--- flow/design.v ---
module processing_fsm(clock, reset, start_signal, size, done, 
                            buf_0_write_en, buf_1_write_en, error_buf_write_en,
                            buf_0_w_data, buf_1_w_data, error_mem_w_data,
                            buf_0_r_data, buf_1_r_data, error_mem_r_data,
                            buf_0_addr, buf_1_addr, error_mem_addr, buf_sel);
    input clock;
    input reset;
    input start_signal;
    input size;
    output reg done;
    output reg buf_0_write_en;
    output reg buf_1_write_en;
    output error_buf_write_en; 
    output reg [7:0] buf_0_w_data;
    output reg [7:0] buf_1_w_data;
    output [15:0] error_mem_w_data; 
    input  [7:0] buf_0_r_data;
    input  [7:0] buf_1_r_data;
    input  [15:0] error_mem_r_data; 
    output reg [15:0] buf_0_addr;
    output reg [15:0] buf_1_addr;
    output reg [15:0] error_mem_addr; 
    output reg buf_sel;
    assign error_buf_write_en = 1'b0;
    assign error_mem_w_data = 16'b0;
    parameter PIXEL_OFFSET = 1'b1, LINE_OFFSET = 9'd256, LINE_MAX = 8'd239, PIXELS_PER_LINE = 9'd256;
    parameter MAX_ADDRESS = 18'd61439;
    parameter
        WAIT              = 5'b00000,
        LOAD_MID_ERR      = 5'b00001,
        LOAD_BTM_ERR      = 5'b00010,
        CHECK_PACKET_ERR  = 5'b00011,
        NW_PIXEL          = 5'b00100,
        NORTH_PIXEL       = 5'b00101,
        NE_PIXEL          = 5'b00110,
        WEST_PIXEL        = 5'b00111,
        EAST_PIXEL        = 5'b01000,
        SW_PIXEL          = 5'b01001,
        SOUTH_PIXEL       = 5'b01010,
        SE_PIXEL          = 5'b01011,
        MEM_WAIT_1        = 5'b01100,
        MEM_WAIT_2        = 5'b01101,
        MEM_WAIT_3        = 5'b01110,
        SUM               = 5'b01111,
        WRITE_RESULT      = 5'b10000,
        DONE              = 5'b10001;
    reg [7:0] nw_pixel;
    reg [7:0] n_pixel;
    reg [7:0] ne_pixel;
    reg [7:0] w_pixel;
    reg [7:0] e_pixel;
    reg [7:0] sw_pixel;
    reg [7:0] s_pixel;
    reg [7:0] se_pixel;
    reg init;
    reg [15:0] pixel_address;
    reg [10:0] sum; 
    reg [15:0] err_buf_top;
    reg [15:0] err_buf_mid;
    reg [15:0] err_buf_btm;
    reg [1:0] channel_count;
    reg [5:0] pixel_count;
    reg [3:0] packet_count;
    reg [7:0] line_count;
    wire [5:0] pixel_max;
    wire [3:0] packet_max;
    reg at_top;
    reg at_bottom;
    reg at_left;
    reg at_right;
    reg error_line_offset_w;
    reg error_line_offset_e;
    reg [4:0] state;
    reg from_buf_ne;
    reg from_buf_n;
    reg from_buf_nw;
    reg from_buf_w;
    reg from_buf_e;
    reg from_buf_sw;
    reg from_buf_s;
    reg from_buf_se;
    wire [4:0] packet_w = {1'b0, packet_count} - error_line_offset_w;
    wire [4:0] packet_e = {1'b0, packet_count} + error_line_offset_e;
    wire top_err_w = packet_w[4] ? 1'b0 : err_buf_top[4'd15 - packet_w[3:0]];
    wire btm_err_w = packet_w[4] ? 1'b0 : err_buf_btm[4'd15 - packet_w[3:0]];
    wire btm_err_e = packet_e[4] ? 1'b0 : err_buf_btm[4'd15 - packet_e[3:0]];
    assign pixel_max =  (size == 2'b10) ? 63 :
                        (size == 2'b01) ? 31 :
                                          15 ;
    assign packet_max = (size == 2'b10) ? 3 :
                        (size == 2'b01) ? 7 :
                                         15 ;
    always @(posedge clock, negedge reset) begin
        if(!reset) begin
            at_top <= 0;
            at_bottom <= 0;
            at_left <= 0;
            at_right <= 0;
        end
        else begin
            case(state)
                CHECK_PACKET_ERR: begin
                    if (line_count == 0) begin
                        at_top <= 1'b1;
                        at_bottom <= 1'b0;
                    end
                    else if (line_count == 239) begin
                        at_top <= 1'b0;
                        at_bottom <= 1'b1;
                    end
                    else begin 
                        at_top <= 1'b0;
                        at_bottom <= 1'b0;
                    end
                    if (pixel_count == 0 && packet_count == 0) begin
                        at_left <= 1'b1; 
                        at_right <= 1'b0;
                    end 
                    else if (pixel_count == pixel_max && packet_count == packet_max) begin
                        at_left <= 1'b0; 
                        at_right <= 1'b1;
                    end
                    else begin
                        at_left <= 1'b0; 
                        at_right <= 1'b0;
                    end
                end
                default: begin
                    at_top <= at_top;
                    at_bottom <= at_bottom;
                    at_left <= at_left;
                    at_right <= at_right;
                end
            endcase
        end 
    end
    always @(posedge clock, negedge reset) begin
        if(!reset) begin
            error_line_offset_w <= 1'b0;
            error_line_offset_e <= 1'b0;
        end
        else begin
            case(state)
                CHECK_PACKET_ERR: begin
                    if (err_buf_mid[15-packet_count] == 1) begin
                        if (pixel_count == 0) begin
                            error_line_offset_w <= 1'b1;
                            error_line_offset_e <= 1'b0;
                        end
                        else if (pixel_count == pixel_max) begin
                            error_line_offset_e <= 1'b1;
                            error_line_offset_w <= 1'b0;
                        end
                        else begin
                            error_line_offset_w <= 1'b0;
                            error_line_offset_e <= 1'b0;
                        end
                    end
                    else begin
                        error_line_offset_w <= 1'b0;
                        error_line_offset_e <= 1'b0;
                    end
                end
                default: begin
                    error_line_offset_w <= error_line_offset_w;
                    error_line_offset_e <= error_line_offset_e;
                end
            endcase
        end
    end
    always @(posedge clock, negedge reset) begin
        if(!reset) begin
            pixel_address <= 0;
        end
        else begin
            case(state)
                WAIT: begin
                    pixel_address <= 0;
                end
                CHECK_PACKET_ERR: begin
                    pixel_address <= line_count * PIXELS_PER_LINE + 
                                     packet_count * (pixel_max + 1) + 
                                     pixel_count;
                end
                default: begin
                    pixel_address <= pixel_address;
                end
            endcase
        end 
    end
    always @(posedge clock, negedge reset) begin
        if(!reset) begin
            nw_pixel <= 0;
            n_pixel <= 0;
            ne_pixel <= 0;
            w_pixel <= 0;
            e_pixel <= 0;
            sw_pixel <= 0;
            s_pixel <= 0;
            se_pixel <= 0;
        end
        else begin
            case(state)
                WEST_PIXEL: begin
                    if (from_buf_nw) begin
                        nw_pixel <= buf_1_r_data;
                    end
                    else begin
                        nw_pixel <= buf_0_r_data;
                    end
                end
                EAST_PIXEL: begin
                    if (from_buf_n) begin
                        n_pixel <= buf_1_r_data;
                    end
                    else begin
                        n_pixel <= buf_0_r_data;
                    end
                end
                SW_PIXEL: begin
                    if (from_buf_ne) begin
                        ne_pixel <= buf_1_r_data;
                    end
                    else begin
                        ne_pixel <= buf_0_r_data;
                    end
                end
                SOUTH_PIXEL: begin
                    if (from_buf_w) begin
                        w_pixel <= buf_1_r_data;
                    end
                    else begin
                        w_pixel <= buf_0_r_data;
                    end
                end
                SE_PIXEL: begin
                    if (from_buf_e) begin
                        e_pixel <= buf_1_r_data;
                    end
                    else begin
                        e_pixel <= buf_0_r_data;
                    end
                end
                MEM_WAIT_1: begin
                    if (from_buf_sw) begin
                        sw_pixel <= buf_1_r_data;
                    end
                    else begin
                        sw_pixel <= buf_0_r_data;
                    end
                end
                MEM_WAIT_2: begin
                    if (from_buf_s) begin
                        s_pixel <= buf_1_r_data;
                    end
                    else begin
                        s_pixel <= buf_0_r_data;
                    end
                end
                MEM_WAIT_3: begin
                    if (from_buf_se) begin
                        se_pixel <= buf_1_r_data;
                    end
                    else begin
                        se_pixel <= buf_0_r_data;
                    end
                end
                default: begin
                    nw_pixel <= nw_pixel;
                    n_pixel <= n_pixel;
                    ne_pixel <= ne_pixel;
                    w_pixel <= w_pixel;
                    e_pixel <= e_pixel;
                    sw_pixel <= sw_pixel;
                    s_pixel <= s_pixel;
                    se_pixel <= se_pixel;
                end
            endcase
        end
    end
    always @(posedge clock, negedge reset) begin
        if(!reset) begin
            sum <= 0;
        end
        else begin
            case(state)
                SUM: begin
                    if (at_top && at_left) begin
                        sum <= (e_pixel + e_pixel + se_pixel + se_pixel + s_pixel + s_pixel + e_pixel + s_pixel) >> 3;
                    end
                    else if (at_top && at_right) begin
                        sum <= (w_pixel + w_pixel + sw_pixel + sw_pixel + s_pixel + s_pixel + w_pixel + s_pixel) >> 3;
                    end
                    else if (at_top) begin
                        sum <= (w_pixel + w_pixel + sw_pixel + s_pixel + s_pixel + se_pixel + e_pixel + e_pixel) >> 3;
                    end
                    else if (at_bottom && at_left) begin
                        sum <= (n_pixel + n_pixel + ne_pixel + ne_pixel + e_pixel + e_pixel + n_pixel + e_pixel) >> 3;
                    end
                    else if (at_bottom && at_right) begin
                        sum <= (w_pixel + w_pixel + nw_pixel + nw_pixel + n_pixel + n_pixel + w_pixel + n_pixel) >> 3;
                    end
                    else if (at_left) begin
                        sum <= (n_pixel + n_pixel + ne_pixel + e_pixel + e_pixel + se_pixel + s_pixel + s_pixel) >> 3;
                    end
                    else if (at_right) begin
                        sum <= (n_pixel + n_pixel + nw_pixel + w_pixel + w_pixel + sw_pixel + s_pixel + s_pixel) >> 3;
                    end
                    else if (at_bottom) begin
                        sum <= (w_pixel + nw_pixel + n_pixel + ne_pixel + e_pixel + w_pixel + n_pixel + e_pixel) >> 3; 
                    end
                    else begin
                        sum <= (nw_pixel + n_pixel + ne_pixel + w_pixel + e_pixel + sw_pixel + s_pixel + se_pixel) >> 3; 
                    end
                end
                default: begin
                    sum <= sum;
                end
            endcase
        end
    end
    always @(posedge clock, negedge reset) begin
        if(!reset) begin
            line_count <= 0;
            packet_count <= 0;
            pixel_count <= 0;
        end
        else begin
            case(state)
                WAIT: begin
                    pixel_count <= 0;
                    packet_count <= 0;
                    line_count <= 0;
                end
                CHECK_PACKET_ERR: begin
                    if(err_buf_mid[15-packet_count] == 1) begin
                        pixel_count <= pixel_count;
                        packet_count <= packet_count;
                        line_count <= line_count;
                    end
                    else begin
                        if (packet_count == packet_max) begin
                            if (line_count == LINE_MAX) begin
                                pixel_count <= 0;
                                packet_count <= 0;
                                line_count <= 0;
                            end
                            else begin
                                pixel_count <= 0;
                                packet_count <= 0;
                                line_count <= line_count + 1;
                            end
                        end
                        else begin
                            pixel_count <= 0;
                            packet_count <= packet_count + 1;
                            line_count <= line_count;
                        end
                    end
                end
                WRITE_RESULT: begin
                        if (pixel_count == pixel_max) begin
                            pixel_count <= 0;
                            if (packet_count == packet_max) begin
                                packet_count <= 0;
                                if(line_count == LINE_MAX) begin
                                    line_count <= 0;
                                end
                                else begin
                                    line_count <= line_count + 1;
                                end
                            end
                            else begin
                                packet_count <= packet_count + 1;
                                line_count <= line_count;
                            end
                        end
                        else begin
                            pixel_count <= pixel_count + 1;
                            packet_count <= packet_count;
                            line_count <= line_count;
                        end
                    end
                DONE: begin
                    line_count <= 0;
                    packet_count <= 0;
                    pixel_count <= 0;
                end
                default: begin
                    line_count <= line_count;
                    packet_count <= packet_count;
                    pixel_count <= pixel_count;
                end
            endcase
        end
    end
    always @(posedge clock, negedge reset)
    begin
        if(!reset) begin
            buf_0_w_data <= 0;
            buf_0_write_en <= 0;
            buf_1_w_data <= 0;
            buf_1_write_en <= 0;
        end
        else begin
            case(state)
                WRITE_RESULT: begin
                    if (buf_sel) begin
                        buf_1_w_data <= sum;
                        buf_1_write_en <= 1;
                    end
                    else begin
                        buf_0_w_data <= sum;
                        buf_0_write_en <= 1;
                    end
                end
                default: begin
                    buf_0_w_data <= buf_0_w_data;
                    buf_0_write_en <= 0;
                    buf_1_w_data <= buf_1_w_data;
                    buf_1_write_en <= 0;
                end
            endcase
        end
    end
    always @(posedge clock, negedge reset) begin
        if(!reset) begin
            buf_sel <= 0;
            done <= 0;
        end
        else begin
            case(state)
                DONE: begin
                    buf_sel <= ~buf_sel;
                    done <= 1;
                end
                default: begin
                    buf_sel <= buf_sel;
                    done <= 0;
                end
            endcase
        end
    end
    always @(posedge clock, negedge reset) begin
        if(!reset) begin
            buf_0_addr <= 16'b0;
            buf_1_addr <= 16'b0;
            from_buf_nw <= 1'b0;
            from_buf_n <= 1'b0;
            from_buf_ne <= 1'b0;
            from_buf_w <= 1'b0;
            from_buf_e <= 1'b0;
            from_buf_sw <= 1'b0;
            from_buf_s <= 1'b0;
            from_buf_se <= 1'b0;
        end
        else begin
            case(state)
                NW_PIXEL: begin
                    if (buf_sel == 0) begin
                        if (top_err_w) begin
                            buf_0_addr <= buf_0_addr;
                            buf_1_addr <= pixel_address - PIXEL_OFFSET - LINE_OFFSET;
                            from_buf_nw <= 1'b1;
                        end 
                        else begin
                            buf_0_addr <= pixel_address - PIXEL_OFFSET - LINE_OFFSET;
                            buf_1_addr <= buf_1_addr;
                            from_buf_nw <= 1'b0;
                        end
                    end
                    else begin
                        if (top_err_w) begin
                            buf_0_addr <= pixel_address - PIXEL_OFFSET - LINE_OFFSET;
                            buf_1_addr <= buf_1_addr;
                            from_buf_nw <= 1'b0;
                        end 
                        else begin
                            buf_1_addr <= pixel_address - PIXEL_OFFSET - LINE_OFFSET;
                            buf_0_addr <= buf_0_addr;
                            from_buf_nw <= 1'b1;
                        end
                    end
                end
                NORTH_PIXEL: begin
                    if (buf_sel == 0) begin
                        if (err_buf_top[15-packet_count]) begin
                            buf_1_addr <= pixel_address - LINE_OFFSET;
                            buf_0_addr <= buf_0_addr;
                            from_buf_n <= 1'b1;
                        end 
                        else begin
                            buf_0_addr <= pixel_address - LINE_OFFSET;
                            buf_1_addr <= buf_1_addr;
                            from_buf_n <= 1'b0;
                        end
                    end
                    else begin
                        if (err_buf_top[15-packet_count]) begin
                            buf_0_addr <= pixel_address - LINE_OFFSET;
                            buf_1_addr <= buf_1_addr;
                            from_buf_n <= 1'b0;
                        end 
                        else begin
                            buf_1_addr <= pixel_address - LINE_OFFSET;
                            buf_0_addr <= buf_0_addr;
                            from_buf_n <= 1'b1;
                        end
                    end
                end
                NE_PIXEL: begin
                    if (buf_sel == 0) begin
                        if (top_err_w) begin
                            buf_1_addr <= pixel_address + PIXEL_OFFSET - LINE_OFFSET;
                            buf_0_addr <= buf_0_addr;
                            from_buf_ne <= 1'b1;
                        end 
                        else begin
                            buf_0_addr <= pixel_address + PIXEL_OFFSET - LINE_OFFSET;
                            buf_1_addr <= buf_1_addr;
                            from_buf_ne <= 1'b0;
                        end
                    end
                    else begin
                        if (top_err_w) begin
                            buf_0_addr <= pixel_address + PIXEL_OFFSET - LINE_OFFSET;
                            buf_1_addr <= buf_1_addr;
                            from_buf_ne <= 1'b0;
                        end 
                        else begin
                            buf_1_addr <= pixel_address + PIXEL_OFFSET - LINE_OFFSET;
                            buf_0_addr <= buf_0_addr;
                            from_buf_ne <= 1'b1;
                        end
                    end
                end
                WEST_PIXEL: begin
                    if (buf_sel == 0) begin
                        buf_1_addr <= pixel_address - PIXEL_OFFSET;
                        buf_0_addr <= buf_0_addr;
                        from_buf_w <= 1'b1;
                    end
                    else begin
                        buf_0_addr <= pixel_address - PIXEL_OFFSET;
                        buf_1_addr <= buf_1_addr;
                        from_buf_w <= 1'b0;
                    end
                end
                EAST_PIXEL: begin
                    if (buf_sel == 0) begin
                        buf_1_addr <= pixel_address + PIXEL_OFFSET;
                        buf_0_addr <= buf_1_addr;
                        from_buf_e <= 1'b1;
                    end
                    else begin
                        buf_0_addr <= pixel_address + PIXEL_OFFSET;
                        buf_1_addr <= buf_1_addr;
                        from_buf_e <= 1'b0;
                    end
                end
                SW_PIXEL: begin
                    if (buf_sel == 0) begin
                        if (btm_err_w) begin
                            buf_1_addr <= pixel_address - PIXEL_OFFSET + LINE_OFFSET;
                            buf_0_addr <= buf_0_addr;
                            from_buf_sw <= 1'b1;
                        end 
                        else begin
                            buf_0_addr <= pixel_address - PIXEL_OFFSET + LINE_OFFSET;
                            buf_1_addr <= buf_1_addr;
                            from_buf_sw <= 1'b0;
                        end
                    end
                    else begin
                        if (btm_err_w) begin
                            buf_0_addr <= pixel_address - PIXEL_OFFSET + LINE_OFFSET;
                            buf_1_addr <= buf_1_addr;
                            from_buf_sw <= 1'b0;
                        end 
                        else begin
                            buf_1_addr <= pixel_address - PIXEL_OFFSET + LINE_OFFSET;
                            buf_0_addr <= buf_0_addr;
                            from_buf_sw <= 1'b1;
                        end
                    end
                end
                SOUTH_PIXEL: begin
                    if (buf_sel == 0) begin
                        if (err_buf_btm[15-packet_count]) begin
                            buf_1_addr <= pixel_address + LINE_OFFSET;
                            buf_0_addr <= buf_0_addr;
                            from_buf_s <= 1'b1;
                        end 
                        else begin
                            buf_0_addr <= pixel_address + LINE_OFFSET;
                            buf_1_addr <= buf_1_addr;
                            from_buf_s <= 1'b0;
                        end
                    end
                    else begin
                        if (err_buf_btm[15-packet_count]) begin
                            buf_0_addr <= pixel_address + LINE_OFFSET;
                            buf_1_addr <= buf_1_addr;
                            from_buf_s <= 1'b0;
                        end 
                        else begin
                            buf_1_addr <= pixel_address + LINE_OFFSET;
                            buf_0_addr <= buf_0_addr;
                            from_buf_s <= 1'b1;
                        end
                    end
                end
                SE_PIXEL: begin
                    if (buf_sel == 0) begin
                        if (btm_err_e) begin
                            buf_1_addr <= pixel_address + PIXEL_OFFSET + LINE_OFFSET;
                            buf_0_addr <= buf_0_addr;
                            from_buf_se <= 1'b1;
                        end 
                        else begin
                            buf_0_addr <= pixel_address + PIXEL_OFFSET + LINE_OFFSET;
                            buf_1_addr <= buf_1_addr;
                            from_buf_se <= 1'b0;
                        end
                    end
                    else begin
                        if (btm_err_e) begin
                            buf_0_addr <= pixel_address + PIXEL_OFFSET + LINE_OFFSET;
                            buf_1_addr <= buf_1_addr;
                            from_buf_se <= 1'b0;
                        end 
                        else begin
                            buf_1_addr <= pixel_address + PIXEL_OFFSET + LINE_OFFSET;
                            buf_0_addr <= buf_0_addr;
                            from_buf_se <= 1'b1;
                        end
                    end
                end
                default: begin
                    buf_0_addr <= buf_0_addr;
                    buf_1_addr <= buf_1_addr;
                    from_buf_nw <= from_buf_nw;
                    from_buf_n <= from_buf_n;
                    from_buf_ne <= from_buf_ne;
                    from_buf_w <= from_buf_w;
                    from_buf_e <= from_buf_e;
                    from_buf_sw <= from_buf_sw;
                    from_buf_s <= from_buf_s;
                    from_buf_se <= from_buf_se;
                end
            endcase
        end
    end
    always @(posedge clock, negedge reset)
    begin
        if(!reset) begin
            init <= 1'b1;
            err_buf_top <= 16'b0;
            err_buf_mid <= 16'b0;
            err_buf_btm <= 16'b0;
            error_mem_addr <= 16'b0;
        end
        else begin
            case(state)
                WAIT: begin
                    init <= 1'b1;
                    err_buf_top <= 16'b0;
                    err_buf_mid <= error_mem_r_data;
                    err_buf_btm <= 16'b0;
                    if (start_signal) begin
                        error_mem_addr <= 16'b1;
                    end
                    else begin
                        error_mem_addr <= 16'b0;
                    end
                end
                LOAD_MID_ERR: begin
                    init <= 1'b1;
                    err_buf_top <= err_buf_top;
                    err_buf_mid <= err_buf_mid;
                    err_buf_btm <= err_buf_btm;
                    error_mem_addr <= 16'b01;
                end
                LOAD_BTM_ERR: begin
                    init <= 1'b0;
                    if (init == 1'b1) begin
                        err_buf_top <= err_buf_top;
                        err_buf_mid <= err_buf_mid;
                        err_buf_btm <= err_buf_btm;
                        error_mem_addr <= error_mem_addr;
                    end
                    else begin
                        err_buf_top <= err_buf_mid;
                        err_buf_mid <= err_buf_btm;
                        err_buf_btm <= err_buf_btm;
                        error_mem_addr <= error_mem_addr;
                    end
                end
                CHECK_PACKET_ERR: begin
                    err_buf_top <= err_buf_top;
                    err_buf_mid <= err_buf_mid;
                    err_buf_btm <= error_mem_r_data;
                    error_mem_addr <= line_count + 1'b1;
                end
                default: begin
                    err_buf_top <= err_buf_top;
                    err_buf_mid <= err_buf_mid;
                    err_buf_btm <= err_buf_btm;
                    error_mem_addr <= error_mem_addr;
                end
            endcase
        end
    end
    always @ (posedge clock, negedge reset) begin
        if(!reset) begin
            state <= WAIT;
        end
        else begin
            case(state)
                WAIT: begin
                    if(start_signal) begin
                        state <= LOAD_MID_ERR;
                    end
                    else begin
                        state <= WAIT;
                    end
                end
                LOAD_MID_ERR: begin
                    state <= LOAD_BTM_ERR;
                end
                LOAD_BTM_ERR: begin
                    state <= CHECK_PACKET_ERR;
                end
                CHECK_PACKET_ERR: begin
                    if (err_buf_mid[15-packet_count] == 1'b1) begin
                        state <= NW_PIXEL;
                    end
                    else begin
                        if (packet_count == packet_max) begin
                            if (line_count == LINE_MAX) begin
                                state <= DONE;
                            end
                            else begin
                                state <= LOAD_BTM_ERR;
                            end
                        end
                        else begin
                            state <= CHECK_PACKET_ERR;
                        end
                    end
                end
                NW_PIXEL: begin
                    state <= NORTH_PIXEL;
                end
                NORTH_PIXEL: begin
                    state <= NE_PIXEL;
                end
                NE_PIXEL: begin
                    state <= WEST_PIXEL;
                end
                WEST_PIXEL: begin
                    state <= EAST_PIXEL;
                end 
                EAST_PIXEL: begin
                    state <= SW_PIXEL;
                end
                SW_PIXEL: begin
                    state <= SOUTH_PIXEL;
                end
                SOUTH_PIXEL: begin
                    state <= SE_PIXEL;
                end
                SE_PIXEL: begin
                    state <= MEM_WAIT_1;
                end
                MEM_WAIT_1: begin
                    state <= MEM_WAIT_2;
                end
                MEM_WAIT_2: begin
                    state <= MEM_WAIT_3;
                end
                MEM_WAIT_3: begin
                    state <= SUM;
                end
                SUM: begin
                    state <= WRITE_RESULT;
                end
                WRITE_RESULT: begin
                    if (pixel_count == pixel_max) begin
                        if (packet_count == packet_max) begin
                            if(line_count == LINE_MAX) begin
                                state <= DONE;
                            end
                            else begin
                                state <= LOAD_BTM_ERR;
                            end
                        end
                        else begin
                            state <= CHECK_PACKET_ERR;
                        end
                    end
                    else begin
                        state <= CHECK_PACKET_ERR;
                    end
                end
                DONE: begin
                    state <= WAIT;
                end 
            endcase
        end
    end
endmodule
--- flow/constraint.sdc ---
create_clock -name core_clock -period 4.41 [get_ports {clock}]
set_input_delay 0.8820 -clock core_clock [delete_from_list [all_inputs] [get_ports {clock}]]
set_output_delay 0.8820 -clock core_clock [all_outputs]
set_load 0.01 [all_outputs]
--- flow/run.sh ---
#!/bin/bash
# the make line also repeats each setting of config.mk as NAME=value (left out here)
make -C /OpenROAD-flow-scripts/flow DESIGN_CONFIG=/design/flow/config.mk WORK_HOME=/design/flow/orfs CLKGATE_MAP_FILE= finish
--- flow/config.mk ---
export PLATFORM = sky130hd
export DESIGN_NAME = processing_fsm
export DESIGN_NICKNAME = processing_fsm
export VERILOG_FILES = /design/flow/design.v
export SDC_FILE = /design/flow/constraint.sdc
export NUM_CORES = 4
export LEC_CHECK = 0
export CAP_MARGIN = 20
export CORE_MARGIN = 2
export CORE_UTILIZATION = 72
export CTS_CLUSTER_SIZE = 14
export GPL_TIMING_DRIVEN = 1
export MAX_ROUTING_LAYER = met5
export MIN_ROUTING_LAYER = met1
export PLACE_DENSITY = 0.78
export SETUP_SLACK_MARGIN = -0.13
export SLEW_MARGIN = 20
export TNS_END_PERCENT = 10
==> impl_metrics.ini, run 1 <==
; implementation run metrics
[yosys]
top_logic_kind = adder cells
synth.area.top_cells = dfrtp_1 (27%), fa_1 (18%), ha_1 (7.6%)
xor_area_share_pct = 4.87
ff_type = dfrtp_1
ys_sh_adder_pct = 25.6
yosys-stat-cells = 2352
simple_gate_area_share_pct = 10.7
synth_warnings = 1
ys_async_sr_fraction_pct = 100
edf_count = 0
mux_share_pct = 10.7
syn_inst = 2352
ys_sh_aoi_pct = 13.3
syn-mean-instance-area_sq_um = 9.79
synth_cell_types = 86
synth_top_area_share_pct = 26.7
ys_seq_share_pct = 27.0
yosys.stat.chipArea_sq_mm = 0.0230
synthesis.area_sq_mm = 0.0230
synth-seq-cells = 248
netlist_top_cells_count = inv_1 (294), dfrtp_1 (246), fa_1 (207)
top_cell = inv_1
synth_area_leader_cell = dfrtp_1

[finish]
nFillCells = 1878
area_growth_pct = 13.6
final_util_pct = 82.9
fin_nets = 2891
instances_no_fill = 2933

[clock_network]
cts_made_buffers = 28
hold_buffers = 0
cts-root-buf = clkbuf_16
path_clk_slew_ns = 0.06
cts_tree = yes
clk-insertion-delay-late_ns = 0.59
htree_levels = 1
clock_sink_count = 248
cts_buffer_depth = 3

[route]
wl_per_cell_um = 22.8
drc = 0
viasPerCell = 6.52
first_pass_iters = 6
wl_um = 66900
antenna_left = 0
first_iter_violations = 1983
num_antenna_cells = 0
vias = 19100

[sta]
setup_violations = 8
finalCriticalPeriod_ns = 4.81
max_freq_ghz = 0.208
tns_ns = -1.59
fin_crit_sh_pct = 109
setup_slack_ns = -0.399
drv_slew = 0
finalClockSkew_ns = 0.0279
hold_slack_ns = 0.237
hold_violations = 0
rsz0062_at_grt = yes
relSlewSlack_pct = 30.7
tightest_slew_ns = 1.03

[worst_setup_path]
cp_data_required_time_ns = 4.86
r2r-start = e_pixel[1]
worst_ep_arrival_time_ns = 5.26
worstSetupStartpointType = flop
worstSetupPathType = reg -> reg
cp.depth = 15
regToRegSetupSlack_ns = -0.40
rr_endpoint = sum[3]
cp_cell_sequence = inv_1 -> fa_1 -> fa_1 -> fa_1 -> inv_1 -> ha_1 -> a21oi_1 -> nor2_2 -> fa_2 -> a21o_1 -> a21oi_2 -> xnor2_1 -> mux4_2 -> mux4_2 -> mux2_4
cp_top_family = adder cells
crit_path_end = sum[3]
reg2reg_depth = 15
critPathMaxFanout = 2
cp-startpoint = e_pixel[1]
cp.buffers_inverters = 2
path_common_cell = fa_1
crit_slowest_cell = fa_1
end_kind = flop
cp_slowest_stage_delay_ns = 0.54

[grt]
antenna_found_initial = 0
grt_pass1_vias = 19800
grt-ovfl-total = 0
grt_max_degree = 77
gr-usage-all-layers_pct = 40.9
grt_pass1_wl_um = 106000

[floorplanning]
dieHeight_um = 183
io_pins = 121
fp.dieW_um = 183
die-area_sq_mm = 0.0334
rows = 65
fp_util_pct = 73.0
core-area_sq_mm = 0.0316

[place]
numPortBuffers = 96
gp_congestion = 1.00
pre_cts_slack_ns = -0.349
placed_cells = 2877
place_hpwl_um = 49400

[job]
warning_count = 40
maxCapViolCount = 0

[run_status]
so.violations = negative setup slack
status = finished with violations

[worst_hold_path]
hold_path.class = in -> async
==> per-stage QoR <==
| stage | cell area, sq um |
|---|---|
| 2_1_floorplan | 23200 |
| 3_3_place_gp | 25100 |
| 3_5_place_dp | 25100 |
| 4_1_cts | 26000 |
| 5_1_grt | 26100 |
| 6_report | 26100 |
==> layer usage <==
| layer | vias up | global-route usage, % | part of all wire (%) |
|---|---|---|---|
| met1 | 9479 | 50.5 | 36 |
| li1 | 8311 | - | - |
| met4 | 0 | 26.7 | 7.8 |
| met5 | - | 0 | 0 |
| met2 | 1047 | 67.7 | 48 |
| met3 | 290 | 6.20 | 7.5 |
==> area by class of cell <==
class,instances,area [sq um],area share (%)
multi-input combinational,1681,15200,58.2
tap,402,503,1.92
sequential,248,6230,23.8
inverter,296,1110,4.25
clock buffer,38,788,3.01
clock inverter,14,135,0.517
timing repair buffer,254,2160,8.28
==> repair_timing <==
action,CTS,global route
endpoints found under the hold margin,0,0
buffers inserted,1,3
gates resized,3,20
pin swaps,5,7
setup endpoints to repair,6,7
==> inputs of run 2 (changes only) <==
CTS_CLUSTER_SIZE = 91   (was 14)
HOLD_SLACK_MARGIN = -0.07   (was default)
clock period = 4.46 ns   (was 4.41 ns; I/O delays follow)
==> run 2 against run 1 <==
Still fails the layout checks on negative setup slack. First-iteration DRC count fell by 24%. Maximum frequency rose by 0.76%. Clock-buffer cell count rose by 3. Highest routed layer unchanged. Via count fell by 1.3%. Die size did not move. Worst setup slack improved by 0.086 ns. Critical path depth did not move. Core utilization barely moved. Flip-flop count did not move. Synthesized cell count did not move. Cell area barely moved.
==> impl_metrics.ini, run 2 <==
; implementation run metrics
[clock_network]
cts_tree = yes
cts-root-buf = clkbuf_16
htree_levels = 1
clock_sink_count = 248
path_clk_slew_ns = 0.07
hold_buffers = 0
cts_made_buffers = 28
clk-insertion-delay-late_ns = 0.56
cts_buffer_depth = 3

[yosys]
ff_type = dfrtp_1
top_cell = inv_1
syn_inst = 2352
netlist_top_cells_count = inv_1 (294), dfrtp_1 (246), fa_1 (207)
synth_area_leader_cell = dfrtp_1
synth_warnings = 1
yosys-stat-cells = 2352
yosys.stat.chipArea_sq_mm = 0.0230
mux_share_pct = 10.7
syn-mean-instance-area_sq_um = 9.79
simple_gate_area_share_pct = 10.7
top_logic_kind = adder cells
synth-seq-cells = 248
synth_cell_types = 86
synth.area.top_cells = dfrtp_1 (27%), fa_1 (18%), ha_1 (7.6%)
synth_top_area_share_pct = 26.7
synthesis.area_sq_mm = 0.0230
ys_async_sr_fraction_pct = 100
ys_sh_adder_pct = 25.6
ys_sh_aoi_pct = 13.3
xor_area_share_pct = 4.87
edf_count = 0
ys_seq_share_pct = 27.0

[worst_setup_path]
rr_endpoint = sum[3]
worstSetupStartpointType = flop
cp_cell_sequence = inv_2 -> fa_1 -> inv_1 -> fa_2 -> fa_1 -> inv_1 -> fa_1 -> nor2_2 -> fa_2 -> a21o_1 -> a21oi_2 -> xnor2_1 -> mux4_2 -> mux4_2 -> mux2_4
worstSetupPathType = reg -> reg
cp_top_family = adder cells
cp_slowest_stage_delay_ns = 0.57
cp_data_required_time_ns = 4.90
r2r-start = w_pixel[2]
cp.depth = 15
path_common_cell = fa_1
cp.buffers_inverters = 3
worst_ep_arrival_time_ns = 5.21
end_kind = flop
crit_slowest_cell = fa_1
reg2reg_depth = 15
crit_path_end = sum[3]
regToRegSetupSlack_ns = -0.31
cp-startpoint = w_pixel[2]
critPathMaxFanout = 2

[floorplanning]
core-area_sq_mm = 0.0316
die-area_sq_mm = 0.0334
io_pins = 121
rows = 65
fp.dieW_um = 183
dieHeight_um = 183
fp_util_pct = 73.0

[sta]
max_freq_ghz = 0.210
setup_slack_ns = -0.312
rsz0062_at_grt = yes
hold_slack_ns = 0.361
relSlewSlack_pct = 24.6
tightest_slew_ns = 1.12
setup_violations = 7
drv_slew = 0
hold_violations = 0
finalCriticalPeriod_ns = 4.77
finalClockSkew_ns = 0.0138
fin_crit_sh_pct = 107

[finish]
final_util_pct = 82.9
instances_no_fill = 2929
design_area_sq_mm = 0.0262
fin_nets = 2887
area_growth_pct = 13.6

[route]
wl_per_cell_um = 22.4
vias = 18900
num_antenna_cells = 0
viasPerCell = 6.45
first_iter_violations = 1513
antenna_left = 0
first_pass_iters = 6
wl_um = 65600
drc = 0

[place]
gp_congestion = 0.987
place_hpwl_um = 49500
placed_cells = 2873
placed_cell_area_sq_mm = 0.0251
numPortBuffers = 96

[run_status]
status = finished with violations
so.violations = negative setup slack

[grt]
grt-ovfl-total = 0
gr-usage-all-layers_pct = 40.4
grt_max_degree = 87
grt_pass1_vias = 19500
antenna_found_initial = 1
grt_pass1_wl_um = 105000

[job]
warning_count = 40
maxCapViolCount = 0

[worst_hold_path]
hold_path.class = in -> async
[run 2: layout make-up]
| type | instances | area, sq um |
|---|---|---|
| Sequential cell | 248 | 6230 |
| Clock buffer | 41 | 821 |
| Fill cell | 1863 | 5400 |
| Inverter | 296 | 1110 |
| Multi-Input combinational cell | 1681 | 15200 |
| Timing Repair Buffer | 250 | 2150 |
| Clock inverter | 11 | 140 |
| Tap cell | 402 | 503 |
[run 2: layer usage]
metal,share of wire (%),wire length [um],up-vias,GRT usage [%]
li1,-,-,8299,-
met1,37,24100,9292,49.6
met2,48,31300,1000,66.5
met3,7.6,5000,291,6.83
met4,8.1,5290,0,27.1
met5,0,0,-,0
[run 2: repair_timing]
item                                    4_1_cts  5_1_grt
resized                                       8       19
endpoints found under the setup margin        7        7
hold endpoints to repair                      0        0
buffers inserted                              1        3
pin swaps                                     9        9
[run 2: through the flow]
stage	setup slack (ns)	setup TNS, ns
after detailed placement	-0.269	-1.27
final	-0.312	-1.24
after floorplan	-0.195	-0.251
after CTS	-0.247	-1.10
after global placement	-0.209	-0.756
after global routing	-0.454	-2.36
==> inputs of run 3 (changes only) <==
CORE_UTILIZATION = 58   (was 72)
CTS_CLUSTER_DIAMETER = 37   (was default)
CTS_CLUSTER_SIZE = default   (was 91)
GPL_TIMING_DRIVEN = default   (was 1)
HOLD_SLACK_MARGIN = default   (was -0.07)
MAX_ROUTING_LAYER = default   (was met5)
MIN_ROUTING_LAYER = default   (was met1)
PLACE_DENSITY = default   (was 0.78)
SETUP_SLACK_MARGIN = default   (was -0.13)
TNS_END_PERCENT = default   (was 10)
clock period = 4.83 ns   (was 4.46 ns; I/O delays follow)
==> run 3 against run 2 <==
Non-clock buffer count shrank 46. Sequential share of layout area shrank 0.69 points. Clock-buffer cell count grew 19. Flip-flop count is the same. Critical path depth is the same. Still fails the layout checks on negative setup slack.
==> impl_metrics.ini, run 3 <==
; implementation run metrics
[floorplanning]
dieHeight_um = 203
core-area_sq_mm = 0.0389
fp.dieW_um = 203
io_pins = 121
die-area_sq_mm = 0.0413
rows = 72
fp_util_pct = 59.2

[finish]
design_area_sq_mm = 0.0269
fin_nets = 2867
area_growth_pct = 16.8

[place]
placed_cell_area_sq_mm = 0.0249
numPortBuffers = 96
gp_congestion = 0.929
place_hpwl_um = 49600
pre_cts_slack_ns = -0.0515

[yosys]
xor_area_share_pct = 4.87
simple_gate_area_share_pct = 10.7
synth_cell_types = 86
netlist_top_cells_count = inv_1 (294), dfrtp_1 (246), fa_1 (207)
edf_count = 0
ff_type = dfrtp_1
top_logic_kind = adder cells
ys_seq_share_pct = 27.0
synthesis.area_sq_mm = 0.0230
yosys.stat.chipArea_sq_mm = 0.0230
synth_area_leader_cell = dfrtp_1
syn_inst = 2352
synth_top_area_share_pct = 26.7
synth_warnings = 1
yosys-stat-cells = 2352
syn-mean-instance-area_sq_um = 9.79
mux_share_pct = 10.7
top_cell = inv_1
synth-seq-cells = 248
synth.area.top_cells = dfrtp_1 (27%), fa_1 (18%), ha_1 (7.6%)
ys_sh_adder_pct = 25.6
ys_async_sr_fraction_pct = 100
ys_sh_aoi_pct = 13.3

[run_status]
status = finished with violations
so.violations = negative setup slack

[job]
maxCapViolCount = 0
warning_count = 41

[sta]
setup_slack_ns = -0.00340
setup_violations = 1
fin_crit_sh_pct = 100
hold_violations = 0
finalCriticalPeriod_ns = 4.83
rsz0062_at_grt = yes
finalClockSkew_ns = 0.0354
tightest_slew_ns = 1.06
max_freq_ghz = 0.207
relSlewSlack_pct = 29.0
drv_slew = 0

[clock_network]
cts-root-buf = clkbuf_16
clock_sink_count = 248
cts_made_buffers = 54
path_clk_slew_ns = 0.05
hold_buffers = 0
cts_tree = yes
cts_buffer_depth = 3
htree_levels = 2
clk-insertion-delay-late_ns = 0.62

[worst_hold_path]
hold_path.class = in -> async

[route]
first_pass_iters = 6
first_iter_violations = 1167
num_antenna_cells = 0
viasPerCell = 5.86
drc = 0
wl_um = 64900
antenna_left = 0
vias = 17900
wl_per_cell_um = 21.3

[worst_setup_path]
worstSetupStartpointType = flop
crit_slowest_cell = fa_1
cp_data_required_time_ns = 5.30
worst_ep_arrival_time_ns = 5.30
cp.depth = 15
cp-startpoint = w_pixel[3]
end_kind = flop
reg2reg_depth = 15
worstSetupPathType = reg -> reg
cp_slowest_stage_delay_ns = 0.55
critPathMaxFanout = 2
r2r-start = w_pixel[3]
cp_top_family = adder cells
regToRegSetupSlack_ns = -0.003
rr_endpoint = sum[3]
crit_path_end = sum[3]
cp_cell_sequence = inv_2 -> fa_1 -> inv_2 -> fa_1 -> fa_1 -> inv_2 -> fa_1 -> inv_2 -> fa_2 -> a21o_1 -> a21oi_2 -> xnor2_1 -> mux4_2 -> mux4_2 -> mux2_2
cp.buffers_inverters = 4

[grt]
grt-ovfl-total = 0
grt_pass1_wl_um = 103000
grt_max_degree = 109
grt_pass1_vias = 18300
antenna_found_initial = 0
gr-usage-all-layers_pct = 32.3
-- run 3: layout make-up --
cell class | count | area, sq um
Clock buffer | 60 | 1420
Clock inverter | 42 | 514
Fill cell | 3092 | 12000
Inverter | 296 | 1110
Multi-Input combinational cell | 1681 | 15200
Sequential cell | 248 | 6220
Tap cell | 518 | 648
Timing Repair Buffer | 204 | 1790
-- run 3: metrics by stage --
stage,util [%],cells,hold slack [ns],setup TNS (ns)
6_report,69.1,3049,0.449,-0.00340
5_1_grt,69.1,3049,0.505,-0.322
4_1_cts,68.9,3048,0.483,0
3_5_place_dp,63.9,2945,0.481,-0.0515
3_3_place_gp,63.9,2945,0.467,0
2_1_floorplan,-,2377,0.352,0
-- run 3: metal layers --
metal	share of wire [%]	GRT usage, %
met1	41	40.9
met2	50	55.6
met3	4.2	4.25
met4	4.6	13.9
met5	0	0
-- run 3: what timing repair did --
item / 4_1_cts / 5_1_grt
endpoints found under the setup margin: 3 / 6
setup buffers: 1 / 1
gates resized: 4 / 17
pin swaps: 7 / 7
==> inputs of run 4 (changes only) <==
CORE_UTILIZATION = 59   (was 58)
CTS_CLUSTER_DIAMETER = default   (was 37)
SETUP_SLACK_MARGIN = 1.33   (was default)
clock period = 4.91 ns   (was 4.83 ns; I/O delays follow)
==> run 4 against run 3 <==
Now clean on timing, DRC and antenna. Largest cell class unchanged. Via count is 0.75% higher. Synthesized cell count stayed put. Clock skew is 0.012 ns lower. Highest routed layer unchanged. Clock-buffer cell count down 19. Critical path depth unchanged. Area after synthesis unchanged. Routed wire length up 0.58%. Final cell count shrank 0.69%. Critical path type unchanged.
==> impl_metrics.ini, run 4 <==
; implementation run metrics
[yosys]
synth-seq-cells = 248
xor_area_share_pct = 4.87
ys_sh_aoi_pct = 13.3
top_cell = inv_1
simple_gate_area_share_pct = 10.7
synth_cell_types = 86
synth_area_leader_cell = dfrtp_1
netlist_top_cells_count = inv_1 (294), dfrtp_1 (246), fa_1 (207)
ys_async_sr_fraction_pct = 100
syn-mean-instance-area_sq_um = 9.79
edf_count = 0
ff_type = dfrtp_1
yosys.stat.chipArea_sq_mm = 0.0230
syn_inst = 2352
mux_share_pct = 10.7
synth_warnings = 1
synthesis.area_sq_mm = 0.0230
yosys-stat-cells = 2352
synth_top_area_share_pct = 26.7
ys_seq_share_pct = 27.0
top_logic_kind = adder cells
ys_sh_adder_pct = 25.6
synth.area.top_cells = dfrtp_1 (27%), fa_1 (18%), ha_1 (7.6%)

[route]
first_pass_iters = 6
wl_um = 65200
vias = 18000
antenna_left = 0
wl_per_cell_um = 21.5
first_iter_violations = 1230
drc = 0
viasPerCell = 5.94

[worst_setup_path]
crit_path_end = sum[3]
cp.buffers_inverters = 4
regToRegSetupSlack_ns = 0.13
cp_slowest_stage_delay_ns = 0.56
path_common_cell = fa_1
cp_top_family = adder cells
worstSetupPathType = reg -> reg
cp_cell_sequence = inv_4 -> fa_1 -> inv_2 -> fa_1 -> fa_1 -> inv_2 -> fa_1 -> inv_2 -> fa_2 -> a21o_1 -> a21oi_2 -> xnor2_1 -> mux4_2 -> mux4_2 -> mux2_4
worstSetupStartpointType = flop
end_kind = flop
cp.depth = 15
reg2reg_depth = 15
r2r-start = n_pixel[3]
critPathMaxFanout = 2
worst_ep_arrival_time_ns = 5.25
cp_data_required_time_ns = 5.39
cp-startpoint = n_pixel[3]
rr_endpoint = sum[3]
crit_slowest_cell = fa_1

[clock_network]
cts_made_buffers = 29
clk-insertion-delay-late_ns = 0.58
cts-root-buf = clkbuf_16
hold_buffers = 0
cts_buffer_depth = 3
htree_levels = 1
cts_tree = yes
path_clk_slew_ns = 0.07
clock_sink_count = 248

[sta]
tns_ns = 0
setup_slack_ns = 0.131
drv_slew = 0
finalCriticalPeriod_ns = 4.78
hold_violations = 0
relSlewSlack_pct = 28.3
max_freq_ghz = 0.209
finalClockSkew_ns = 0.0234
rsz0062_at_grt = yes
setup_violations = 0
fin_crit_sh_pct = 97.3
tightest_slew_ns = 1.08

[finish]
nFillCells = 3060
final_util_pct = 69.2
area_growth_pct = 15.8
design_area_sq_mm = 0.0267
fin_nets = 2866
logic_area_sq_mm = 0.0156
area.sequential_sq_mm = 0.00625

[grt]
antenna_found_initial = 3
grt-ovfl-total = 0
gr-usage-all-layers_pct = 32.7
grt_pass1_vias = 18600
grt_max_degree = 100
grt_pass1_wl_um = 104000

[floorplanning]
io_pins = 121
fp.dieW_um = 202
core-area_sq_mm = 0.0386
die-area_sq_mm = 0.0406
rows = 72
fp_util_pct = 59.7
dieHeight_um = 202

[place]
placed_cell_area_sq_mm = 0.0247
pre_cts_slack_ns = 0.0946
numPortBuffers = 96
place_hpwl_um = 50400
gp_congestion = 0.942

[worst_hold_path]
hold_path.class = in -> async

[job]
warning_count = 41
maxCapViolCount = 0

[run_status]
status = no timing/DRC/antenna violations
-- run 4: through the flow --
stage          instances  hold slack, ns
5_1_grt             3025           0.467
3_5_place_dp        2923           0.474
2_1_floorplan       2377           0.352
3_3_place_gp        2923           0.464
6_report            3028           0.401
4_1_cts             2994           0.459
-- run 4: repair_timing --
item,CTS,global route
gates cloned,1,0
pin swaps,23,40
buffers inserted,16,31
gates resized,65,73
setup endpoints to repair,42,51
-- run 4: cell type report --
class                      instances  share of cell area, %
multi-input combinational       1682                   58.7
timing repair buffer             227                   7.54
antenna                            3                 0.0282
inverter                         296                   4.19
clock buffer                      41                   3.12
sequential                       248                   23.4
clock inverter                    13                  0.572
tap                              518                   2.43
-- run 4: metal layers --
layer,global-route usage (%),wire (um),vias to the layer above
met5,0,0,-
met4,9.90,2100,0
met3,3.98,3470,118
met2,56.2,32500,528
met1,43.6,27100,9092
li1,-,-,8260
==> inputs of run 5 (changes only) <==
ABC_AREA = 0   (was default)
CAP_MARGIN = 10   (was 20)
CELL_PAD_IN_SITES_DETAIL_PLACEMENT = 1   (was default)
CORE_ASPECT_RATIO = 0.54   (was default)
CORE_MARGIN = 5   (was 2)
CORE_UTILIZATION = 47   (was 59)
CTS_CLUSTER_DIAMETER = 35   (was default)
CTS_CLUSTER_SIZE = 68   (was default)
GPL_ROUTABILITY_DRIVEN = 0   (was default)
HOLD_SLACK_MARGIN = 0.04   (was default)
MAX_ROUTING_LAYER = met4   (was default)
MIN_ROUTING_LAYER = met2   (was default)
SETUP_SLACK_MARGIN = default   (was 1.33)
TNS_END_PERCENT = 80   (was default)
clock period = 7.0 ns   (was 4.91 ns; I/O delays follow)
==> run 5 against run 4 <==
The flow now stops in 5_1_grt. Area after synthesis unchanged. Synthesized cell count did not move. Die size is 32% higher.
==> impl_metrics.ini, run 5 <==
; generated from flow reports
[clock_network]
cts_made_buffers = 41
cts_buffer_depth = 3
hold_buffers = 0
cts_resized = 0
cts_setup_buffers = 0
clock_sink_count = 248
cts-root-buf = clkbuf_16
htree_levels = 2

[yosys]
ys_seq_share_pct = 27.0
yosys.stat.chipArea_sq_mm = 0.0230
top_logic_kind = adder cells
edf_count = 0
simple_gate_area_share_pct = 10.7
top_cell = inv_1
ff_type = dfrtp_1
syn_inst = 2352
synth-seq-cells = 248
netlist_top_cells_count = inv_1 (294), dfrtp_1 (246), fa_1 (207)
ys_sh_adder_pct = 25.6
synth_top_area_share_pct = 26.7
synth.area.top_cells = dfrtp_1 (27%), fa_1 (18%), ha_1 (7.6%)
synthesis.area_sq_mm = 0.0230
synth_warnings = 1
syn-mean-instance-area_sq_um = 9.79
ys_sh_aoi_pct = 13.3
synth_area_leader_cell = dfrtp_1
ys_async_sr_fraction_pct = 100
mux_share_pct = 10.7
synth_cell_types = 86
yosys-stat-cells = 2352
xor_area_share_pct = 4.87

[floorplanning]
dieHeight_um = 173
io_pins = 121
fp.dieW_um = 311
fp_util_pct = 47.7
core-area_sq_mm = 0.0483
die-area_sq_mm = 0.0537
rows = 59

[run_status]
haltStage = 5_1_grt
status = stopped before the end
firstError = [ERROR GRT-0116] Global routing finished with congestion. Check the congestion regions in the DRC Viewer.

[place]
place_hpwl_um = 61200
pre_cts_slack_ns = 1.47
numPortBuffers = 96
placed_cell_area_sq_mm = 0.0243

[grt]
grt-ovfl-total = 124
gr-usage-all-layers_pct = 55.4
run 5: metrics by stage:
step,hold slack (ns),std cells
after global placement,0.466,2978
after floorplan,0.352,2377
after CTS,0.497,3054
after detailed placement,0.472,2978
run 5: layer usage:
layer | overflow | global-route usage, %
met1 | - | -
met2 | 1 | 58.9
met3 | 123 | 75.9
met4 | 0 | 16.4
met5 | - | -
==> inputs of run 6 (changes only) <==
ABC_AREA = default   (was 0)
CAP_MARGIN = 20   (was 10)
CELL_PAD_IN_SITES_DETAIL_PLACEMENT = 2   (was 1)
CORE_ASPECT_RATIO = default   (was 0.54)
CORE_MARGIN = 2   (was 5)
CORE_UTILIZATION = 41   (was 47)
CTS_CLUSTER_DIAMETER = 203   (was 35)
CTS_CLUSTER_SIZE = default   (was 68)
GPL_ROUTABILITY_DRIVEN = default   (was 0)
HOLD_SLACK_MARGIN = default   (was 0.04)
MAX_ROUTING_LAYER = default   (was met4)
MIN_ROUTING_LAYER = default   (was met2)
PLACE_DENSITY_LB_ADDON = 0.21   (was default)
SETUP_SLACK_MARGIN = -0.34   (was default)
SLEW_MARGIN = 25   (was 20)
TNS_END_PERCENT = default   (was 80)
clock period = 7.72 ns   (was 7.0 ns; I/O delays follow)
==> run 6 against run 5 <==
Now clean on timing, DRC and antenna. Area after synthesis did not move. Synthesized cell count did not move. Die size rose by 8.1%.
==> impl_metrics.ini, run 6 <==
; implementation run metrics
[run_status]
status = no timing/DRC/antenna violations

[sta]
hold_violations = 0
rsz0062_at_grt = no
tns_ns = 0
setup_slack_ns = 1.81
fin_crit_sh_pct = 76.6
relSlewSlack_pct = 20.5
finalCriticalPeriod_ns = 5.91
setup_violations = 0
max_freq_ghz = 0.169
tightest_slew_ns = 1.18
finalClockSkew_ns = 0.0393
drv_slew = 0

[grt]
grt_max_degree = 118
antenna_found_initial = 0
grt_pass1_vias = 22300
grt_pass1_wl_um = 141000
gr-usage-all-layers_pct = 32.3
grt-ovfl-total = 0

[floorplanning]
io_pins = 121
rows = 86
dieHeight_um = 241
fp_util_pct = 41.6
die-area_sq_mm = 0.0581
core-area_sq_mm = 0.0553
fp.dieW_um = 241

[yosys]
simple_gate_area_share_pct = 10.7
synth_top_area_share_pct = 26.7
ff_type = dfrtp_1
synth-seq-cells = 248
synthesis.area_sq_mm = 0.0230
netlist_top_cells_count = inv_1 (294), dfrtp_1 (246), fa_1 (207)
ys_sh_adder_pct = 25.6
mux_share_pct = 10.7
synth_cell_types = 86
top_logic_kind = adder cells
syn-mean-instance-area_sq_um = 9.79
syn_inst = 2352
synth_area_leader_cell = dfrtp_1
ys_sh_aoi_pct = 13.3
yosys.stat.chipArea_sq_mm = 0.0230
top_cell = inv_1
synth_warnings = 1
ys_seq_share_pct = 27.0
xor_area_share_pct = 4.87
ys_async_sr_fraction_pct = 100
edf_count = 0
yosys-stat-cells = 2352
synth.area.top_cells = dfrtp_1 (27%), fa_1 (18%), ha_1 (7.6%)

[route]
vias = 19000
viasPerCell = 6.04
drc = 0
wl_um = 91800
num_antenna_cells = 0
antenna_left = 0
first_pass_iters = 5
wl_per_cell_um = 29.1
first_iter_violations = 1225

[worst_hold_path]
min-delay-start = buf_0_addr[0]
min_path_cells = 1
hold_end = buf_0_addr[0]
hold_path.class = reg -> reg

[worst_setup_path]
r2r-start = w_pixel[4]
cp_cell_sequence = inv_1 -> fa_1 -> inv_1 -> fa_1 -> fa_1 -> inv_1 -> fa_1 -> inv_1 -> ha_1 -> nand2_1 -> o31ai_1 -> a31oi_1 -> xnor2_1 -> mux4_2 -> nor2_1 -> a211oi_1 -> a211oi_1
crit_slowest_cell = dfrtp_1
end_kind = flop
cp.buffers_inverters = 4
worstSetupPathType = reg -> reg
rr_endpoint = sum[4]
reg2reg_depth = 17
crit_path_end = sum[4]
worst_ep_arrival_time_ns = 6.34
cp_slowest_stage_delay_ns = 0.70
cp.depth = 17
cp_data_required_time_ns = 8.15
regToRegSetupSlack_ns = 1.81
worstSetupStartpointType = flop
critPathMaxFanout = 8
cp-startpoint = w_pixel[4]
cp_top_family = adder cells

[clock_network]
cts_setup_buffers = 0
htree_levels = 2
cts_buffer_depth = 3
cts_made_buffers = 34
hold_buffers = 0
cts_resized = 0
path_clk_slew_ns = 0.06
cts_tree = yes
clock_sink_count = 248
clk-insertion-delay-late_ns = 0.57
cts-root-buf = clkbuf_16

[finish]
nFillCells = 5777
fin_nets = 2758
area_growth_pct = 11.4
instances_no_fill = 3150

[place]
place_hpwl_um = 69300
pre_cts_slack_ns = 1.95
gp_congestion = 0.884
placed_cells = 3088
numPortBuffers = 96

[job]
maxCapViolCount = 0
warning_count = 38
## run 6: layout make-up
| cell class | count | area [sq um] | share of cell area [%] |
|---|---|---|---|
| tap | 748 | 936 | 3.65 |
| inverter | 296 | 1110 | 4.33 |
| sequential | 248 | 6210 | 24.2 |
| timing repair buffer | 115 | 1120 | 4.37 |
| multi-input combinational | 1681 | 15100 | 58.9 |
| clock inverter | 17 | 194 | 0.756 |
| clock buffer | 45 | 963 | 3.76 |
## run 6: per-layer routing
metal	track usage, %	wire, um	vias up
met5	0	0	-
met4	21.7	6970	0
met3	4.17	3630	339
met2	57.5	47100	704
met1	36.0	34000	9967
li1	-	-	8029
## run 6: stage by stage
stage	instance area [sq um]	hold WS, ns	utilization (%)
floorplan	23100	0.352	-
global placement	24500	0.464	44.2
detailed placement	24500	0.497	44.3
CTS	25600	0.509	46.4
global route	25700	0.524	46.4
finish	25700	0.508	46.4
==> inputs of run 7 (changes only) <==
CELL_PAD_IN_SITES_DETAIL_PLACEMENT = default   (was 2)
CORE_UTILIZATION = 70   (was 41)
CTS_CLUSTER_DIAMETER = 42   (was 203)
GPL_TIMING_DRIVEN = 1   (was default)
MAX_ROUTING_LAYER = met5   (was default)
MIN_ROUTING_LAYER = met1   (was default)
PLACE_DENSITY_LB_ADDON = default   (was 0.21)
SETUP_SLACK_MARGIN = 0.09   (was -0.34)
SLEW_MARGIN = 20   (was 25)
TNS_END_PERCENT = 70   (was default)
clock period = 5.72 ns   (was 7.72 ns; I/O delays follow)
==> run 7 against run 6 <==
Cell area down 0.30%. Clock-buffer cell count down 3. First-iteration DRC count up 44%. Via count down 3.1%. Critical endpoint unchanged. Final cell count down 8.9%. Non-clock buffer count up 16. Flip-flop count unchanged. Largest cell class unchanged.
==> impl_metrics.ini, run 7 <==
; implementation run metrics
[worst_setup_path]
cp_top_family = adder cells
cp_data_required_time_ns = 6.17
cp-startpoint = n_pixel[4]
worst_ep_arrival_time_ns = 5.68
r2r-start = n_pixel[4]
crit_slowest_cell = dfrtp_1
cp_cell_sequence = inv_1 -> fa_1 -> inv_1 -> fa_1 -> fa_1 -> inv_1 -> fa_1 -> inv_1 -> ha_1 -> nand2_1 -> o31ai_1 -> a31oi_1 -> xnor2_1 -> mux4_2 -> nor2_1 -> a211oi_1 -> a211oi_1
worstSetupPathType = reg -> reg
regToRegSetupSlack_ns = 0.49
cp.buffers_inverters = 4
reg2reg_depth = 17
cp.depth = 17
end_kind = flop
rr_endpoint = sum[4]
cp_slowest_stage_delay_ns = 0.55
crit_path_end = sum[4]
critPathMaxFanout = 7
worstSetupStartpointType = flop

[job]
warning_count = 40
maxCapViolCount = 0

[place]
gp_congestion = 0.974
pre_cts_slack_ns = 0.480
placed_cells = 2798
numPortBuffers = 96
place_hpwl_um = 49100

[sta]
tns_ns = 0
fin_crit_sh_pct = 91.4
drv_slew = 0
relSlewSlack_pct = 28.6
rsz0062_at_grt = no
tightest_slew_ns = 1.07
setup_slack_ns = 0.493
hold_violations = 0
finalClockSkew_ns = 0.0183
max_freq_ghz = 0.191
finalCriticalPeriod_ns = 5.23
setup_violations = 0

[grt]
grt-ovfl-total = 0
grt_pass1_vias = 18700
grt_max_degree = 115
grt_pass1_wl_um = 103000
gr-usage-all-layers_pct = 39.6
antenna_found_initial = 0

[route]
vias = 18400
first_iter_violations = 1763
first_pass_iters = 7
drc = 0
num_antenna_cells = 0
viasPerCell = 6.43
wl_um = 65300
antenna_left = 0
wl_per_cell_um = 22.7

[clock_network]
clock_sink_count = 248
cts_setup_buffers = 0
hold_buffers = 0
cts-root-buf = clkbuf_16
cts_buffer_depth = 3
path_clk_slew_ns = 0.06
cts_made_buffers = 39
cts_resized = 0
htree_levels = 2
cts_tree = yes
clk-insertion-delay-late_ns = 0.55

[yosys]
netlist_top_cells_count = inv_1 (294), dfrtp_1 (246), fa_1 (207)
edf_count = 0
synthesis.area_sq_mm = 0.0230
mux_share_pct = 10.7
simple_gate_area_share_pct = 10.7
synth_warnings = 1
top_logic_kind = adder cells
yosys.stat.chipArea_sq_mm = 0.0230
syn-mean-instance-area_sq_um = 9.79
ys_sh_adder_pct = 25.6
synth_area_leader_cell = dfrtp_1
synth_top_area_share_pct = 26.7
ys_sh_aoi_pct = 13.3
synth.area.top_cells = dfrtp_1 (27%), fa_1 (18%), ha_1 (7.6%)
ys_seq_share_pct = 27.0
synth-seq-cells = 248
ff_type = dfrtp_1
top_cell = inv_1
synth_cell_types = 86
xor_area_share_pct = 4.87
yosys-stat-cells = 2352
syn_inst = 2352
ys_async_sr_fraction_pct = 100

[worst_hold_path]
hold_path.class = reg -> reg
min_path_cells = 0
min-delay-start = state[3]
hold_end = state[12]

[floorplanning]
dieHeight_um = 185
fp.dieW_um = 185
rows = 66
die-area_sq_mm = 0.0344
fp_util_pct = 70.9
core-area_sq_mm = 0.0325
io_pins = 121

[finish]
fin_nets = 2779
nFillCells = 2163
instances_no_fill = 2870
area_growth_pct = 11.1

[run_status]
status = no timing/DRC/antenna violations
==> run 7: metal layers <==
layer | track usage (%) | vias up | wire length, um
li1 | - | 8111 | -
met1 | 51.0 | 9202 | 25100
met3 | 7.83 | 221 | 5080
met5 | 0 | - | 0
met2 | 63.7 | 914 | 31300
met4 | 20.9 | 0 | 3750
==> run 7: stage by stage <==
stage / util (%) / hold WS, ns / cell area [sq um]
2_1_floorplan: - / 0.352 / 23100
3_3_place_gp: 74.6 / 0.466 / 24200
3_5_place_dp: 74.6 / 0.466 / 24200
4_1_cts: 78.8 / 0.472 / 25600
5_1_grt: 78.8 / 0.499 / 25600
6_report: 78.8 / 0.477 / 25600
==> run 7: layout make-up <==
type                       count  area (sq um)  share of cell area, %
tap                          442           553                   2.16
clock buffer                  42          1010                   3.94
clock inverter                30           348                   1.36
sequential                   248          6210                   24.3
multi-input combinational   1681         15100                   59.0
timing repair buffer         131          1240                   4.85
inverter                     296          1110                   4.34
==> inputs of run 8 (changes only) <==
ABC_AREA = 1   (was default)
CAP_MARGIN = 0   (was 20)
CORE_UTILIZATION = 72   (was 70)
CTS_CLUSTER_DIAMETER = default   (was 42)
CTS_CLUSTER_SIZE = 10   (was default)
GPL_TIMING_DRIVEN = default   (was 1)
MAX_ROUTING_LAYER = default   (was met5)
MIN_ROUTING_LAYER = default   (was met1)
PLACE_DENSITY = 0.42   (was default)
SETUP_SLACK_MARGIN = 0.37   (was 0.09)
TNS_END_PERCENT = 20   (was 70)
clock period = 3.37 ns   (was 5.72 ns; I/O delays follow)
==> run 8 against run 7 <==
Worst setup slack lost 1.8 ns. Area after synthesis is 1.7% higher. Final cell count rose by 31%. Largest cell class unchanged. Now fails the layout checks on negative setup slack. First-iteration DRC count up 100%.
==> impl_metrics.ini, run 8 <==
; implementation run metrics
[sta]
hold_slack_ns = 0.0469
tightest_slew_ns = 1.28
setup_violations = 8
drv_slew = 0
finalCriticalPeriod_ns = 4.63
tns_ns = -8.79
setup_slack_ns = -1.26
max_freq_ghz = 0.216
finalClockSkew_ns = 0.0652
fin_crit_sh_pct = 137
rsz0062_at_grt = yes
hold_violations = 0
relSlewSlack_pct = 14.9

[yosys]
ys_seq_share_pct = 26.5
ff_type = dfrtp_1
simple_gate_area_share_pct = 18.0
ys_async_sr_fraction_pct = 100
syn-mean-instance-area_sq_um = 7.87
synth-seq-cells = 248
synth.area.top_cells = dfrtp_1 (26%), fa_1 (18%), nand2_1 (8.6%)
mux_share_pct = 0.0428
yosys.stat.chipArea_sq_mm = 0.0234
syn_inst = 2974
top_cell = nand2_1
xor_area_share_pct = 2.00
synth_warnings = 1
synth_area_leader_cell = dfrtp_1
netlist_top_cells_count = nand2_1 (539), inv_1 (494), o21ai_0 (276)
ys_sh_aoi_pct = 17.2
synth_cell_types = 71
top_logic_kind = adder cells
synth_top_area_share_pct = 26.3
synthesis.area_sq_mm = 0.0234
edf_count = 0
yosys-stat-cells = 2974
ys_sh_adder_pct = 25.1

[job]
maxCapViolCount = 0
warning_count = 41

[clock_network]
cts_tree = yes
cts_made_buffers = 30
path_clk_slew_ns = 0.08
htree_levels = 1
cts_buffer_depth = 3
clk-insertion-delay-late_ns = 0.63
cts-root-buf = clkbuf_16
hold_buffers = 0
clock_sink_count = 248

[route]
first_iter_violations = 3544
vias = 24300
drc = 0
antenna_left = 0
viasPerCell = 6.46
wl_per_cell_um = 23.6
first_pass_iters = 20
wl_um = 89000

[worst_setup_path]
rr_endpoint = sum[7]
end_kind = flop
cp.buffers_inverters = 3
reg2reg_depth = 25
cp_slowest_stage_delay_ns = 0.69
crit_slowest_cell = fa_2
path_common_cell = nand2_1
crit_path_end = sum[7]
cp-startpoint = w_pixel[1]
worstSetupPathType = reg -> reg
worst_ep_arrival_time_ns = 5.08
worstSetupStartpointType = flop
cp.depth = 25
cp_top_family = adder cells
regToRegSetupSlack_ns = -1.26
r2r-start = w_pixel[1]
critPathMaxFanout = 4
cp_data_required_time_ns = 3.82

[grt]
gr-usage-all-layers_pct = 54.6
antenna_found_initial = 7
grt_pass1_wl_um = 139000
grt_pass1_vias = 24900
grt-ovfl-total = 0
grt_max_degree = 88

[worst_hold_path]
hold_path.class = in -> async

[floorplanning]
io_pins = 121
dieHeight_um = 184
rows = 66
fp_util_pct = 72.5
die-area_sq_mm = 0.0340
core-area_sq_mm = 0.0323
fp.dieW_um = 184

[finish]
area.sequential_sq_mm = 0.00624
fin_nets = 3680
nFillCells = 1728
design_area_sq_mm = 0.0280
instances_no_fill = 3764
area_growth_pct = 19.8
logic_area_sq_mm = 0.0151
final_util_pct = 86.8

[run_status]
status = finished with violations
so.violations = negative setup slack

[place]
placed_cells = 3697
gp_congestion = 1.04
pre_cts_slack_ns = -1.04
place_hpwl_um = 60700
placed_cell_area_sq_mm = 0.0266
numPortBuffers = 96
## run 8: area by class of cell
class | instances | share of cell area [%]
diodes | 4 | 0.0357
clock buffers | 49 | 3.04
clock inverters | 3 | 0.272
inverters | 521 | 7.01
multi-input cells | 2109 | 53.9
flip-flops and latches | 248 | 22.3
well taps | 442 | 1.97
repair buffers | 388 | 11.6
## run 8: per-layer routing
metal	GRT usage, %	routed length (um)	vias to the layer above
met5	9.78	264	-
met4	41.2	9010	8
met3	27.7	13600	753
met2	81.3	38200	1981
met1	58.8	27900	11300
li1	-	-	10200
## run 8: what timing repair did
action,CTS,global route
setup buffers,6,5
gates cloned,0,0
resized,37,81
setup endpoints to repair,32,44
pin swaps,14,34
